Design pp_buffer_wrapper, start of the top module:
module pp_buffer_wrapper #(
    parameter BRAM0_DEPTH = 32,
    parameter BRAM0_DW = 64,
    parameter BRAM1_DEPTH = 32,
    parameter BRAM1_DW = 64,
    parameter BURST_LEN_WIDTH = 8,
    parameter NUM_BURST_WIDTH = 8,
    parameter DDR_ADDR_WIDTH = 29,
    parameter DDR_DW = 64,
    parameter BRAM0_ADDR_WIDTH = $clog2(BRAM0_DEPTH),
    parameter BRAM1_ADDR_WIDTH = $clog2(BRAM1_DEPTH)
)
(
    input clk,
    input rst_n,
    input rd_start,
    input [BURST_LEN_WIDTH - 1 : 0] rd_burst_len,
    input [NUM_BURST_WIDTH - 1 : 0] rd_num_burst,
    input [DDR_ADDR_WIDTH - 1 : 0] rd_start_addr,    
    output rd_ready,
    output rd_done,
    input [BRAM0_ADDR_WIDTH - 1 : 0] rd_start_bram_addr,
    input bram0_r_en,
    input bram1_r_en,
    output [BRAM0_DW - 1 : 0] bram0_rdata,
    output [BRAM1_DW - 1 : 0] bram1_rdata,
    input [BRAM0_ADDR_WIDTH - 1 : 0] bram0_r_addr,
    input [BRAM1_ADDR_WIDTH - 1 : 0] bram1_r_addr,
    output [3: 0] m_axi_arid,
    output [DDR_ADDR_WIDTH - 1 : 0] m_axi_araddr,
    output [BURST_LEN_WIDTH - 1 : 0] m_axi_arlen,
    output [2 : 0] m_axi_arsize,
    output [1 : 0] m_axi_arburst,
    output         m_axi_arlock,
    output [3 : 0] m_axi_arcache,
    output [2 : 0] m_axi_arprot,
    output [3 : 0] m_axi_arqos,
    output         m_axi_arvalid,
    input          m_axi_arready,
    output m_axi_rready,
    input m_axi_rlast,
    input m_axi_rvalid,
    input [1 : 0] m_axi_rresp,
    input [3 : 0] m_axi_rid,
    input [DDR_DW - 1 : 0] m_axi_rdata
);
Settings: LEC_CHECK=0, ABC_AREA=1, CAP_MARGIN=0, CORE_ASPECT_RATIO=0.51, CORE_MARGIN=2, CORE_UTILIZATION=63, MAX_ROUTING_LAYER=met4, PLACE_DENSITY_LB_ADDON=0.27, SLEW_MARGIN=20; clock period 5.87 ns.
run.sh (not shown) runs the stock make flow with config.mk's settings and CLKGATE_MAP_FILE=.
The baseline completed with no timing, DRC or antenna violations.
Next try:
--- a/flow/config.mk
+++ b/flow/config.mk
@@ -8,3 +8 @@
-export ABC_AREA = 1
-export CAP_MARGIN = 0
-export CORE_ASPECT_RATIO = 0.51
+export CAP_MARGIN = 20
@@ -12,3 +10,3 @@
-export CORE_UTILIZATION = 63
-export MAX_ROUTING_LAYER = met4
-export PLACE_DENSITY_LB_ADDON = 0.27
+export CORE_UTILIZATION = 72
+export PLACE_DENSITY = 0.92
+export SETUP_SLACK_MARGIN = -0.17
==> flow/constraint.sdc (replaced) <==
create_clock -name core_clock -period 2.07 [get_ports {clk}]
set_input_delay 0.4140 -clock core_clock [delete_from_list [all_inputs] [get_ports {clk}]]
set_output_delay 0.4140 -clock core_clock [all_outputs]
set_load 0.01 [all_outputs]
This time the run aborted during 5_1_grt.
Die area fell by 15%.
Synthesized area fell by 3.3%.
Synthesized cell count fell by 46%.
Next try:
--- a/flow/config.mk
+++ b/flow/config.mk
@@ -10,3 +10,2 @@
-export CORE_UTILIZATION = 72
-export PLACE_DENSITY = 0.92
-export SETUP_SLACK_MARGIN = -0.17
+export CORE_UTILIZATION = 57
+export SETUP_SLACK_MARGIN = 0.59
==> flow/constraint.sdc (replaced) <==
create_clock -name core_clock -period 2.33 [get_ports {clk}]
set_input_delay 0.4660 -clock core_clock [delete_from_list [all_inputs] [get_ports {clk}]]
set_output_delay 0.4660 -clock core_clock [all_outputs]
set_load 0.01 [all_outputs]
This time the run finished with negative setup slack left.
Area after synthesis does not change.
Die size is higher by 26%.
Synthesized cell count is unchanged.
Next try:
--- a/flow/config.mk
+++ b/flow/config.mk
@@ -10,2 +10,2 @@
-export CORE_UTILIZATION = 57
-export SETUP_SLACK_MARGIN = 0.59
+export CORE_UTILIZATION = 72
+export SETUP_SLACK_MARGIN = -0.19
==> flow/constraint.sdc (replaced) <==
create_clock -name core_clock -period 1.88 [get_ports {clk}]
set_input_delay 0.3760 -clock core_clock [delete_from_list [all_inputs] [get_ports {clk}]]
set_output_delay 0.3760 -clock core_clock [all_outputs]
set_load 0.01 [all_outputs]
What happened: The new run finished but failed the layout checks on negative setup slack; clock skew goes up by 0.043 ns; power goes up by a quarter to a third; critical path depth goes down by 1; clock power goes up by a quarter to a third; maximum frequency goes up slightly; non-clock buffer count goes up by 12; first-iteration DRC count goes up by well over a third; synthesized area stays the same; global-route usage goes up by 18 points; worst hold slack gets worse by 0.028 ns; via count goes up by roughly a tenth.
Power is estimated from default activity; no workload was simulated.
